== run A ==
==> flow/design.v <==
module AudDSP (
    input i_rst_n,
    input i_clk,
    input i_start,  
    input i_pause,  
    input [2:0] i_speed,
    input i_is_slow,
    input i_slow_mode,
    input i_daclrck,                
    input signed [15:0] i_sram_data,
    input [19:0] i_sram_stop_addr,  
    output signed [15:0] o_dac_data,
    output o_en,                    
    output o_is_pause,
    output [19:0] o_sram_addr
);
    localparam S_IDLE = 0;
    localparam S_PAUSE = 1;
    localparam S_PLAY = 2;
    localparam S_EMPTY = 3;
    reg [2:0] state_r, state_w;
    reg is_pause_r, is_pause_w;
    reg is_slow_r, is_slow_w;
    reg slow_mode_r, slow_mode_w;
    reg [2:0] speed_r, speed_w;
    reg [3:0] slow_counter_r, slow_counter_w;
    reg [1:0] get_data_counter_r, get_data_counter_w;
    reg [19:0] addr_r, addr_w;
    reg signed [15:0] sram_data_r, sram_data_w, sram_data_next_r, sram_data_next_w;
    reg [15:0] o_data_r, o_data_w;
    assign o_en = !i_daclrck;
    assign o_dac_data = o_data_r;
    assign o_sram_addr = addr_r;
    assign o_is_pause = is_pause_r;
    always @(*) begin
        state_w = state_r;
        case(state_r)
            S_IDLE: begin
                if(i_start)         state_w = S_PAUSE;
                else                state_w = S_IDLE;
            end
            S_PAUSE: begin
                if(!is_pause_r)     state_w = S_PLAY;
                else                state_w = S_PAUSE;
            end
            S_PLAY: begin
                if(is_pause_r)      state_w = S_PAUSE;
                else begin
                    if(!i_daclrck)  state_w = S_EMPTY;
                    else            state_w = S_PLAY;
                end
            end
            S_EMPTY: begin
                if(is_pause_r)      state_w = S_PAUSE;
                else begin
                    if(!i_daclrck)  state_w = S_EMPTY;
                    else            state_w = S_PLAY;
                end
            end
        endcase
    end
    always @(*) begin
        slow_counter_w = slow_counter_r;
        case(state_r)
            S_IDLE:     slow_counter_w = 0;
            S_PAUSE:    slow_counter_w = 0;
            S_PLAY: begin
                if(is_slow_r && !is_pause_r && i_daclrck) begin
                    if(slow_counter_r == speed_r)   slow_counter_w = 0;
                    else                            slow_counter_w = slow_counter_r + 1;
                end
            end
        endcase
    end
    always @(*) begin
        get_data_counter_w = get_data_counter_r;
        case(state_r)
            S_IDLE:     get_data_counter_w = 0;
            S_PAUSE:    get_data_counter_w = 0;
            S_PLAY: begin
                if(get_data_counter_r < 3)  get_data_counter_w = get_data_counter_r + 1;
            end
            S_EMPTY:    get_data_counter_w = 0;
        endcase
    end
    always @(*) begin
        is_pause_w = is_pause_r;
        case(state_r)
            S_IDLE:                 is_pause_w = 1;
            S_PAUSE: if(i_pause)    is_pause_w = 0;
            S_PLAY:  if(i_pause)    is_pause_w = 1;
            S_EMPTY: if(i_pause)    is_pause_w = 1;
        endcase
    end
    always @(*) begin
        is_slow_w = is_slow_r;
        slow_mode_w = slow_mode_r;
        speed_w = speed_r;
        case(state_r)
            S_IDLE: begin
                is_slow_w = 0;
                slow_mode_w = 0;
                speed_w = 0;
            end
            S_PAUSE: begin
                is_slow_w = i_is_slow;
                slow_mode_w = i_slow_mode;
                speed_w = i_speed;
            end
            S_PLAY: begin
                is_slow_w = is_slow_r;
                slow_mode_w = slow_mode_r;
                speed_w = speed_r;
            end
            S_EMPTY: begin
                is_slow_w = i_is_slow;
                slow_mode_w = i_slow_mode;
                speed_w = i_speed;
            end
        endcase
    end
    reg [20:0] temp_addr;      
    always @(*) begin
        addr_w = addr_r;
        temp_addr = addr_r;
        case(state_r)
            S_IDLE:     temp_addr = 0;
            S_PLAY: begin
                if(get_data_counter_r == 0) begin
                    if(is_slow_r) begin
                        if(slow_counter_r == 0)     temp_addr = addr_r + 1;
                    end
                    else                            temp_addr = addr_r + speed_r + 1;
                end
            end
        endcase
        if(temp_addr > i_sram_stop_addr)    addr_w = 0;
        else                                addr_w = temp_addr;
    end
    always @(*) begin
        sram_data_w = sram_data_r;
        sram_data_next_w = sram_data_next_r;
        case(state_r)
            S_IDLE: begin
                sram_data_w = 0;
                sram_data_next_w = 0;
            end
            S_PAUSE: begin
                sram_data_next_w = i_sram_data;
            end
            S_PLAY: begin
                if(get_data_counter_r == 2) begin
                    if(is_slow_r)begin           
                        if(slow_counter_r == 0) begin
                            sram_data_w = sram_data_next_r;
                            sram_data_next_w = i_sram_data;
                        end
                    end
                    else begin                   
                        sram_data_w = sram_data_next_r;
                        sram_data_next_w = i_sram_data;
                    end
                end
            end
        endcase
    end
    reg signed [16:0] diff;
    reg signed [20:0] diff_counter_prod;
    reg signed [20:0] diff_counter_prod_div_speed;
    always @(*) begin
        o_data_w = o_data_r;
        diff = 0;
        diff_counter_prod = 0;
        diff_counter_prod_div_speed = 0;
        case(state_r)
            S_IDLE: o_data_w = 0;
            S_PLAY: begin
                if(get_data_counter_r == 3) begin
                    if(is_slow_r) begin
                        if(slow_mode_r) begin
                            diff = $signed(sram_data_next_r) - $signed(sram_data_r);
                            diff_counter_prod = $signed(diff) * $signed({1'b0, slow_counter_r});
                            diff_counter_prod_div_speed = $signed($signed(diff_counter_prod) / $signed({1'b0, speed_r + 1}));
                            o_data_w = $signed($signed(sram_data_r) + $signed(diff_counter_prod_div_speed));
                        end
                        else o_data_w = sram_data_r;
                    end
                    else o_data_w = sram_data_r;
                end
            end
        endcase
    end
    always_ff @(posedge i_clk or negedge i_rst_n) begin
        if(!i_rst_n) begin
            state_r <= S_IDLE;
            is_pause_r <= 1;
            addr_r <= 0;
            speed_r <= 0;
            o_data_r <= 0;
            is_slow_r <= 0;
            slow_mode_r <= 0;
            sram_data_r <= 0;
            slow_counter_r <= 0;
            sram_data_next_r <= 0;
            get_data_counter_r <= 0;
        end
        else begin
            state_r <= state_w;
            is_pause_r <= is_pause_w;
            addr_r <= addr_w;
            speed_r <= i_speed;
            o_data_r <= o_data_w;
            is_slow_r <= i_is_slow;
            slow_mode_r <= i_slow_mode;
            sram_data_r <= sram_data_w;
            slow_counter_r <= slow_counter_w;
            sram_data_next_r <= sram_data_next_w;
            get_data_counter_r <= get_data_counter_w;
        end
    end
endmodule
clock: 100.0 ns
lec_check: 0
cap_margin: 20
core_aspect_ratio: 0.5
core_margin: 2
core_utilization: 23
hold_slack_margin: 0.3
slew_margin: 5
run.sh (not shown) runs the stock make flow with config.mk's settings and CLKGATE_MAP_FILE=.
Edits applied to the flow inputs when going from run A to run B:
Settings: CTS_CLUSTER_DIAMETER: unset -> 99; PLACE_DENSITY: unset -> 0.89; TNS_END_PERCENT: unset -> 15; HOLD_SLACK_MARGIN: 0.3 -> 0.25; CELL_PAD_IN_SITES_GLOBAL_PLACEMENT: unset -> 1; CTS_CLUSTER_SIZE: unset -> 15.
Notes after the runs:
Run B ends up with a timing-limited maximum frequency that is 0.17 MHz higher than in run A.
In terms of sequential share of layout area, run B and run A differ only marginally.
On routing usage on met1: run B sits below run A.
Comparing run A with run B, the final cell area excluding filler cells came out essentially unchanged.
NOTE: global-route wire length before repair in run B falls short of that of run A
Least setup slack across all paths after layout was higher in run B than in run A.
From run B to run A, area of all sequential standard cells did not move at all.
From run A to run B the numbers moved as follows: utilization saw little to no change; number of remaining DRC errors flat.
#### Input delta (run C over run B)
Settings: CTS_CLUSTER_SIZE: 15 -> unset; MAX_ROUTING_LAYER: unset -> met4; GPL_ROUTABILITY_DRIVEN: unset -> 1; HOLD_SLACK_MARGIN: 0.25 -> unset; CTS_CLUSTER_DIAMETER: 99 -> 43; TNS_END_PERCENT: 15 -> unset; CORE_UTILIZATION: 23 -> 68; CELL_PAD_IN_SITES_GLOBAL_PLACEMENT: 1 -> 3; CORE_ASPECT_RATIO: 0.5 -> unset; CAP_MARGIN: 20 -> 30; SLEW_MARGIN: 5 -> 0; PLACE_DENSITY: 0.89 -> 0.54.
## What came out
- Sort run B and run C by share of the core filled by cells before placement desc -> top: run C
- Run C terminated abnormally: 3_1_place_gp_skip_io reported GPL-0301.
- The share of synthesized area occupied by flip-flops and latches on run C is in line with that on run B.
- Comparing run B against run C, there is no change at all in register bit total from synthesis.
- Run B -> run C: vertical die size decreased by more than 10%
- Horizontal extent of the die (run C / run B): 0.42
- Per the comparison of run C with run B, die footprint shows a reduction of about 66%; share of synthesized registers carrying an async set or reset shows no meaningful change; row count shows a reduction of about 18%.
diff inputs: run C => run D
Settings: CTS_CLUSTER_DIAMETER no longer set, was 43; MAX_ROUTING_LAYER no longer set, was met4; CAP_MARGIN now 20, was 30; SLEW_MARGIN now 20, was 0; GPL_ROUTABILITY_DRIVEN no longer set, was 1; PLACE_DENSITY no longer set, was 0.54; CORE_UTILIZATION now 45, was 68; CELL_PAD_IN_SITES_GLOBAL_PLACEMENT no longer set, was 3; the clock period (ns, I/O delays scaled along) now 48.7, was 100.0.
Findings:
Layout checks on run D: not met. Flow itself completed; violations: negative setup slack. Run C → run D: starting utilization of the core area fell by 23 points; mux contribution to synthesized area did not really move. Run D vs run C — number of core rows climbed by more than 10%. Placeable core region (run C / run D): 0.66. Synthesized cell count: run D vs run C identical. Die boundary width ends up higher on run D. Diff run D..run C | post-synthesis share of cell area spent on xor and xnor gates | unchanged.
